## money_clicker
module money_clicker(clk, rst, key_data, key_valid, tick, money, asset, HEX0, HEX1, HEX2, HEX3, HEX4, HEX5);
clock: 25.0 ns
lec_check: 0
abc_area: 0
cap_margin: 0
cell_pad_in_sites_global_placement: 1
core_aspect_ratio: 0.5
core_margin: 2
core_utilization: 33
cts_cluster_diameter: 77
cts_cluster_size: 100
place_density: 0.89
slew_margin: 5
tns_end_percent: 15
run.sh (not shown) runs the stock make flow with config.mk's settings and CLKGATE_MAP_FILE=.
The baseline ran to the end with no violations.
Change:
Settings changed: ABC_AREA 0 to 1, CAP_MARGIN 0 to 30, CELL_PAD_IN_SITES_DETAIL_PLACEMENT set to 2, CELL_PAD_IN_SITES_GLOBAL_PLACEMENT 1 to unset, CORE_ASPECT_RATIO 0.5 to unset, CORE_MARGIN 2 to 7, CORE_UTILIZATION 33 to 40, CTS_CLUSTER_DIAMETER 77 to unset, CTS_CLUSTER_SIZE 100 to unset, GPL_ROUTABILITY_DRIVEN set to 1, MIN_ROUTING_LAYER set to met2, PLACE_DENSITY 0.89 to unset, SETUP_SLACK_MARGIN set to 3.12, SLEW_MARGIN 5 to 40, TNS_END_PERCENT 15 to 55.
Result:
- The changed run ended with an error in global routing
- area after synthesis drops by 15%
- die area is lower by 24%
- synthesized cell count drops by 5.0%
Change:
Settings changed: ABC_AREA 1 to unset, CAP_MARGIN 30 to 20, CELL_PAD_IN_SITES_DETAIL_PLACEMENT 2 to unset, CORE_MARGIN 7 to 2, GPL_ROUTABILITY_DRIVEN 1 to unset, MIN_ROUTING_LAYER met2 to unset, SETUP_SLACK_MARGIN 3.12 to unset, SLEW_MARGIN 40 to 20, TNS_END_PERCENT 55 to unset.
Clock period 25.0 ns to 18.0 ns, I/O delays scaled along.
Result: The new run finished but failed the layout checks on negative setup slack. Synthesized area came out higher by 18%. Synthesized cell count came out higher by 5.3%. Die area came out higher by 8.3%.
Change:
Clock period 18.0 ns to 25.0 ns, I/O delays scaled along.
This time the run ran to the end with no violations.
Design area drops by 22%.
Cell count drops by about 14%.
Via count drops by about 10%.
Area after synthesis does not change.
Synthesized cell count does not change.
Register-to-register slack improved by 7500 ps.
Change:
Settings changed: ABC_AREA set to 0, CELL_PAD_IN_SITES_GLOBAL_PLACEMENT set to 1, CORE_UTILIZATION 40 to 33, CTS_CLUSTER_DIAMETER set to 77, CTS_CLUSTER_SIZE set to 100, PLACE_DENSITY set to 0.89, SLEW_MARGIN 20 to 5, TNS_END_PERCENT set to 15.
What happened: The new run finished clean; die size is higher by 21%; synthesized area stays the same; cell area went up by 0.98%; clock skew decreases by 5.6 ps; count of clock-buffer cells in the layout is unchanged; final cell count rose by 4.3%.
Change:
Settings changed: ABC_AREA 0 to unset, CELL_PAD_IN_SITES_GLOBAL_PLACEMENT 1 to unset, CORE_UTILIZATION 33 to 57, CTS_CLUSTER_DIAMETER 77 to unset, CTS_CLUSTER_SIZE 100 to unset, PLACE_DENSITY 0.89 to unset, SLEW_MARGIN 5 to 20, TNS_END_PERCENT 15 to unset.
Clock period 25.0 ns to 13.9 ns, I/O delays scaled along.
With this change the flow never finished: it broke off in global routing (ODB-0269).
Synthesized cell count does not change.
Die area drops by well over a third.
Synthesized area stays the same.

---

build 75:
money_clicker again, from the RTL that the note above started with.
Settings: LEC_CHECK=0, ABC_AREA=1, CAP_MARGIN=0, CORE_MARGIN=2, CORE_UTILIZATION=72, CTS_CLUSTER_DIAMETER=209, SETUP_SLACK_MARGIN=-1.45, SLEW_MARGIN=20; clock period 15.2 ns.
The final report for build 75 shows a completed flow and a layout that fails verification, specifically negative setup slack.
Edits applied to the flow inputs when going from build 75 to build 60:
--- a/flow/config.mk
+++ b/flow/config.mk
@@ -8,7 +8,8 @@
 export ABC_AREA = 1
-export CAP_MARGIN = 0
+export CAP_MARGIN = 20
 export CORE_MARGIN = 2
 export CORE_UTILIZATION = 72
-export CTS_CLUSTER_DIAMETER = 209
-export SETUP_SLACK_MARGIN = -1.45
+export CTS_CLUSTER_DIAMETER = 238
+export PLACE_DENSITY = 0.35
+export SETUP_SLACK_MARGIN = 5.0
 export SLEW_MARGIN = 20
==> flow/constraint.sdc <==
create_clock -name core_clock -period 21.6 [get_ports {clk}]
set_input_delay 4.3200 -clock core_clock [delete_from_list [all_inputs] [get_ports {clk}]]
set_output_delay 4.3200 -clock core_clock [all_outputs]
set_load 0.01 [all_outputs]
- Flow for build 60 halted at global routing (5_1_grt), error code GRT-0232.
- Summary of build 60 over build 75: die height ~0 delta; pre-CTS worst setup slack +4330 ps; synthesized-area fraction occupied by and/or/nand/nor cells ~0 delta.
## Diff of input files: build 95 against build 60
--- a/flow/config.mk
+++ b/flow/config.mk
@@ -12,4 +12,3 @@
 export CTS_CLUSTER_DIAMETER = 238
-export PLACE_DENSITY = 0.35
-export SETUP_SLACK_MARGIN = 5.0
+export PLACE_DENSITY_LB_ADDON = 0.2
 export SLEW_MARGIN = 20
## What came out
Build 60 and build 95: one clean run, build 95; the rest did not finish clean. Build 60 did not finish; a tool error ended it in global routing (5_1_grt). Summary of build 95 over build 60: number of gates resized after cts fell by 398; worst setup slack after placement fell by 570 ps. Area share of xor/xnor cells in the synthesized design: build 60 vs build 95 identical. Between build 95 and build 60, the number of buffers between clock root and the deepest sink figures differ only marginally. As far as post-synth area from yosys stat goes, build 95 and build 60 are indistinguishable; the numbers are identical.

---

Starting RTL as in the previous note.
make LEC_CHECK=0 ABC_AREA=1 CAP_MARGIN=35 CELL_PAD_IN_SITES_DETAIL_PLACEMENT=1 CELL_PAD_IN_SITES_GLOBAL_PLACEMENT=1 CORE_MARGIN=5 CORE_UTILIZATION=40 CTS_CLUSTER_DIAMETER=86 CTS_CLUSTER_SIZE=82 GPL_ROUTABILITY_DRIVEN=1 SLEW_MARGIN=15 TNS_END_PERCENT=15 finish   # period 40.5 ns
The starting point passed the timing, DRC and antenna checks.
Rerun with:
ABC_AREA = 0   (was 1)
CAP_MARGIN = 20   (was 35)
CELL_PAD_IN_SITES_DETAIL_PLACEMENT = unset   (was 1)
CORE_MARGIN = 2   (was 5)
CTS_CLUSTER_DIAMETER = 77   (was 86)
CTS_CLUSTER_SIZE = 100   (was 82)
GPL_ROUTABILITY_DRIVEN = unset   (was 1)
SLEW_MARGIN = 5   (was 15)
TNS_END_PERCENT = unset   (was 15)
clock period = 25.0 ns   (was 40.5 ns; I/O delays follow)
Outcome: Global-route usage went up by 0.34 points; via count went up by 18%; register-to-register slack gets worse by 16 ns; worst setup slack gets worse by 15 ns; die size went up by 12%; sequential cell count does not change; worst hold slack gets better by 0.033 ns; clock skew went up by 0.0043 ns; synthesized cell count went up by 5.3%; wire length went up by 15%.
Rerun with:
CORE_UTILIZATION = 26   (was 40)
PLACE_DENSITY = 0.88   (was unset)
TNS_END_PERCENT = 20   (was unset)
Result:
- The new run finished with timing, DRC and antenna clean
- final cell count rises by 11%
- register-to-register slack gets better by 0.38 ns
- utilization fell by 15 points
Rerun with:
ABC_AREA = unset   (was 0)
CAP_MARGIN = 35   (was 20)
CELL_PAD_IN_SITES_DETAIL_PLACEMENT = 1   (was unset)
CELL_PAD_IN_SITES_GLOBAL_PLACEMENT = unset   (was 1)
CORE_UTILIZATION = 40   (was 26)
CTS_CLUSTER_DIAMETER = unset   (was 77)
CTS_CLUSTER_SIZE = unset   (was 100)
PLACE_DENSITY = unset   (was 0.88)
SLEW_MARGIN = 15   (was 5)
TNS_END_PERCENT = unset   (was 20)
Result: The changed run ran to the end with no violations; synthesized area stays the same; utilization climbs by 15 points; wire length is higher by 11%; setup slack loses 0.18 ns; first-iteration DRC count shrinks by 23%; cell count fell by 9.5%; cell area went down by 1.8%; non-clock buffer count rose by 11; clock skew barely changes.
Rerun with:
ABC_AREA = 0   (was unset)
CAP_MARGIN = 0   (was 35)
CELL_PAD_IN_SITES_DETAIL_PLACEMENT = unset   (was 1)
CELL_PAD_IN_SITES_GLOBAL_PLACEMENT = 1   (was unset)
CORE_ASPECT_RATIO = 1.4   (was unset)
CORE_UTILIZATION = 33   (was 40)
CTS_CLUSTER_DIAMETER = 77   (was unset)
CTS_CLUSTER_SIZE = 100   (was unset)
PLACE_DENSITY = 0.89   (was unset)
SLEW_MARGIN = 5   (was 15)
TNS_END_PERCENT = 15   (was unset)
The changed run went through all stages and came out clean.
Die size rises by 21%.
Utilization falls by 8.0 points.
Fmax rises by 0.50%.
Cell area stays flat.
Count of clock-buffer cells in the layout falls by 1.
